==> inputs of job 4753 <==
==> flow/design.v (excerpt) <==
module arkanoid_audio
(
	input                clk_48m,
	input                reset,       
	input          [9:0] sound_raw,   
	input                pause,
	input                vol_boost,
	output signed [15:0] sound
);
clock: 9.35 ns
lec_check: 0
cap_margin: 5
core_margin: 2
core_utilization: 72
cts_cluster_diameter: 28
cts_cluster_size: 39
max_routing_layer: met4
setup_slack_margin: 1.05
slew_margin: 20
run.sh (not shown) runs the stock make flow with config.mk's settings and CLKGATE_MAP_FILE=.
==> inputs of job 7042, as changes to job 4753 <==
- CAP_MARGIN: 5 -> 20
- CTS_CLUSTER_DIAMETER: 28 -> 400
- CTS_CLUSTER_SIZE: 39 -> 98
- MAX_ROUTING_LAYER: met4 -> default
- PLACE_DENSITY: default -> 0.39
- SETUP_SLACK_MARGIN: 1.05 -> 1.14
- TNS_END_PERCENT: default -> 5
==> flow/constraint.sdc (replaced) <==
create_clock -name core_clock -period 8.52 [get_ports {clk_48m}]
set_input_delay 1.7040 -clock core_clock [delete_from_list [all_inputs] [get_ports {clk_48m}]]
set_output_delay 1.7040 -clock core_clock [all_outputs]
set_load 0.01 [all_outputs]
==> results <==
Relative area of clock buffers and inverters in the final design: job 7042 1.138%; job 4753 1.167%
Required time at the endpoint of the critical path: job 7042 8.82 ns; job 4753 9.64 ns
Worst Path Arrival: job 7042 9.87 ns; job 4753 9.83 ns
Result of the run: job 7042 complete, but fails checks; job 4753 complete, but fails checks
Layout check failures: job 7042 setup timing; job 4753 setup timing
Layout Cell Area excl Fill: job 7042 25510 sq um; job 4753 24560 sq um
Min Tclk post-route: job 7042 9.574 ns; job 4753 9.538 ns
Total Nets Final: job 7042 3433; job 4753 3271
Met1 wire length: job 7042 22.94 mm; job 4753 22.45 mm
Switching fraction of total power: job 7042 46.06%; job 4753 45.20%
Global-route wire length before repair: job 7042 94.16 mm; job 4753 90.33 mm
Number of DRC markers in iteration 0: job 7042 1203; job 4753 992
Total clock network power: job 7042 446 uW; job 4753 398 uW
Met2 usage in global routing: job 7042 63.07%; job 4753 59.69%

* * *

==> run a <==
==> flow/design.v <==
module jt49_dcrm2 #(parameter sw=8) (
    input                clk,
    input                cen,
    input                rst,
    input         [sw-1:0]  din,
    output signed [sw-1:0]  dout
);
localparam dw=10;  
reg  signed [sw+dw:0] integ, exact, error;
reg  signed [sw:0] pre_dout;
reg signed [sw:0] q;
always @(*) begin
    exact = integ+error;
    q = exact[sw+dw:dw];
    pre_dout  = { 1'b0, din } - q;
end
assign dout = pre_dout[sw-1:0];
always @(posedge clk)
    if( rst ) begin
        integ <= {sw+dw+1{1'b0}};
        error <= {sw+dw+1{1'b0}};
    end else if( cen ) begin
        integ <= integ + pre_dout;  
        error <= exact-{q, {dw{1'b0}}};
    end
endmodule
module iir_1st_order
#(
	parameter COEFF_WIDTH = 18,
	parameter COEFF_SCALE = 15,
	parameter DATA_WIDTH  = 16,
	parameter COUNT_BITS  = 10
)
(
	input clk,
	input reset,
	input [COUNT_BITS - 1 : 0] div,
	input signed [COEFF_WIDTH - 1 : 0] A2, B1, B2,
   input signed [DATA_WIDTH - 1 :0] in,
   output [DATA_WIDTH - 1:0] out
);
	reg signed [DATA_WIDTH-1:0] x0,x1,y0;
	reg signed [DATA_WIDTH + COEFF_WIDTH - 1 : 0] out32;
	reg [COUNT_BITS - 1:0] count;
	assign out = y0;
	always @ (*) begin
		out32 <= (B1*x0 + B2*x1) - A2*y0;  
	end
	always @ (posedge clk) begin
		if(reset) begin
			count <= 0;
			x0 <= 0;
			x1 <= 0;
			y0 <= 0;
		end
		else begin
			count <= count + 1'd1;
			if (count == div - 1) begin
					count <= 0;
					y0 <= {out32[DATA_WIDTH + COEFF_WIDTH - 1] , out32[COEFF_SCALE + DATA_WIDTH - 2 : COEFF_SCALE]};
					x1 <= x0;
					x0 <= in;
			end
		end
	end
endmodule  
module iir_2nd_order
#(
	parameter COEFF_WIDTH = 18,
	parameter COEFF_SCALE = 14,
	parameter DATA_WIDTH  = 16,
	parameter COUNT_BITS  = 10
)
(
	input clk,
	input reset,
	input [COUNT_BITS - 1 : 0] div,
	input signed [COEFF_WIDTH - 1 : 0] A2, A3, B1, B2, B3,
   input signed [DATA_WIDTH - 1 : 0] in,
   output [DATA_WIDTH - 1 : 0] out
);
	reg signed [DATA_WIDTH-1 : 0] x0,x1,x2;
	reg signed [DATA_WIDTH-1 : 0] y0,y1;
	reg signed [(DATA_WIDTH + COEFF_WIDTH - 1) : 0] out32;
	reg [COUNT_BITS : 0] count;
	assign out = y0;
	always @ (*) begin
		out32 <= (B1*x0 + B2*x1 + B3*x2) - (A2*y0 + A3*y1);  
	end
	always @ (posedge clk) begin
		if(reset) begin
			count <=  0;
			x0 <= 0;
			x1 <= 0;
			x2 <= 0;
			y0 <= 0;
			y1 <= 0; 
		end
		else begin
			count <= count + 1'd1;
			if (count == div - 1) begin
					count <= 0;
					y1 <= y0;
					y0 <= {out32[DATA_WIDTH + COEFF_WIDTH - 1] , out32[(DATA_WIDTH + COEFF_SCALE - 2) : COEFF_SCALE]};
					x2 <= x1;
					x1 <= x0;
					x0 <= in;
			end
		end
	end
endmodule  
module arkanoid_lpf(
	input clk,
	input reset,
	input signed [15:0] in,
	output signed [15:0] out);
	wire [9:0] div = 10'd256;  
	wire signed [17:0] A2;
	wire signed [17:0] B2;
	wire signed [17:0] B1;
	wire signed [15:0] audio_post_lpf1;
	assign A2 = -18'd18211;
	assign B1 = 18'd7278;
	assign B2 = 18'd7278;
	iir_1st_order lpf6db(.clk(clk),
								.reset(reset),
								.div(div),
								.A2(A2),
								.B1(B1),
								.B2(B2),
								.in(in),
								.out(audio_post_lpf1)); 
	assign out = audio_post_lpf1;
endmodule
module arkanoid_audio
(
	input                clk_48m,
	input                reset,       
	input          [9:0] sound_raw,   
	input                pause,
	input                vol_boost,
	output signed [15:0] sound
);
reg [8:0] div;
always @(posedge clk_48m) begin
	if(!reset)
		div <= 9'd0;
	else
		div <= div + 9'd1;
end
wire dcrm_cen = !div;
wire signed [15:0] sound_dcrm;
jt49_dcrm2 #(16) dcrm
(
	.clk(clk_48m),
	.cen(dcrm_cen),
	.rst(~reset),
	.din({5'd0, sound_raw}),
	.dout(sound_dcrm)
);
wire signed [15:0] sound_filtered;
arkanoid_lpf lpf
(
	.clk(clk_48m),
	.reset(~reset),
	.in(sound_dcrm),
	.out(sound_filtered)
);
assign sound = pause ? 16'd0 : vol_boost ? (sound_filtered <<< 16'd5) : (sound_filtered <<< 16'd4);
endmodule
==> flow/run.sh <==
#!/bin/bash
# the make line also repeats each setting of config.mk as NAME=value (left out here)
make -C /OpenROAD-flow-scripts/flow DESIGN_CONFIG=/design/flow/config.mk WORK_HOME=/design/flow/orfs CLKGATE_MAP_FILE= finish
==> flow/config.mk <==
export PLATFORM = sky130hd
export DESIGN_NAME = arkanoid_audio
export DESIGN_NICKNAME = arkanoid_audio
export VERILOG_FILES = /design/flow/design.v
export SDC_FILE = /design/flow/constraint.sdc
export NUM_CORES = 4
export LEC_CHECK = 0
export CAP_MARGIN = 20
export CELL_PAD_IN_SITES_DETAIL_PLACEMENT = 0
export CELL_PAD_IN_SITES_GLOBAL_PLACEMENT = 0
export CORE_ASPECT_RATIO = 0.89
export CORE_MARGIN = 2
export CORE_UTILIZATION = 71
export CTS_CLUSTER_SIZE = 77
export GPL_ROUTABILITY_DRIVEN = 1
export HOLD_SLACK_MARGIN = 0.12
export MAX_ROUTING_LAYER = met4
export MIN_ROUTING_LAYER = met1
export PLACE_DENSITY_LB_ADDON = 0.07
export SLEW_MARGIN = 40
==> flow/constraint.sdc <==
create_clock -name core_clock -period 6.35 [get_ports {clk_48m}]
set_input_delay 1.2700 -clock core_clock [delete_from_list [all_inputs] [get_ports {clk_48m}]]
set_output_delay 1.2700 -clock core_clock [all_outputs]
set_load 0.01 [all_outputs]
==> run b: changes against run a <==
Settings changed: ABC_AREA set to 1, CELL_PAD_IN_SITES_GLOBAL_PLACEMENT 0 to unset, CORE_UTILIZATION 71 to 72, CTS_CLUSTER_SIZE 77 to 13, GPL_ROUTABILITY_DRIVEN 1 to 0, HOLD_SLACK_MARGIN 0.12 to -0.08, PLACE_DENSITY_LB_ADDON 0.07 to 0.09, SLEW_MARGIN 40 to 0.
==> flow/constraint.sdc (replaced) <==
create_clock -name core_clock -period 8.89 [get_ports {clk_48m}]
set_input_delay 1.7780 -clock core_clock [delete_from_list [all_inputs] [get_ports {clk_48m}]]
set_output_delay 1.7780 -clock core_clock [all_outputs]
set_load 0.01 [all_outputs]
==> summary of the runs <==
- Between run a and run b, the lower worst hold slack is in run b (gap 7.6 ps).
- Of run b and run a, run b has the higher die size (gap about 2.4%, measured against run a).
- Flip-flop count is the same in run a and run b.
- Clock power: run b is smaller than run a (31%).
- Of run a and run b, run a has the higher power (gap 36%, measured against run b).
- Run b produced a layout that fails on setup timing. Run a completed and failed the layout checks on setup timing.
- Between run b and run a, the lower register-to-register slack is in run a (gap 2500 ps).
==> figures <==
	run b	run a
Number of buffer and inverter instances along the worst setup path	11	5
Proportion of total power due to net switching	0.540	0.450
Reg-to-reg slack, setup	-720 ps	-3220 ps
Compound Share, Synth	0.103	0.113
Ant. Diodes	0	1
Power in combinational cells	2.02 mW	2.74 mW
Worst path required time	9190 ps	6680 ps
Launch point of the worst reg-to-reg path	lpf.lpf6db.x0[14]	lpf.lpf6db.x0[9]
Final min period	9610 ps	9570 ps
Area added between synthesis and finish	15.3%	23.9%
Run status	failed layout checks	failed layout checks
Layout check failures	setup timing	setup timing
Combinational share of power	0.648	0.645
Power density of the placed cells	117 nW/um^2	154 nW/um^2
Power is estimated from default activity; no workload was simulated.
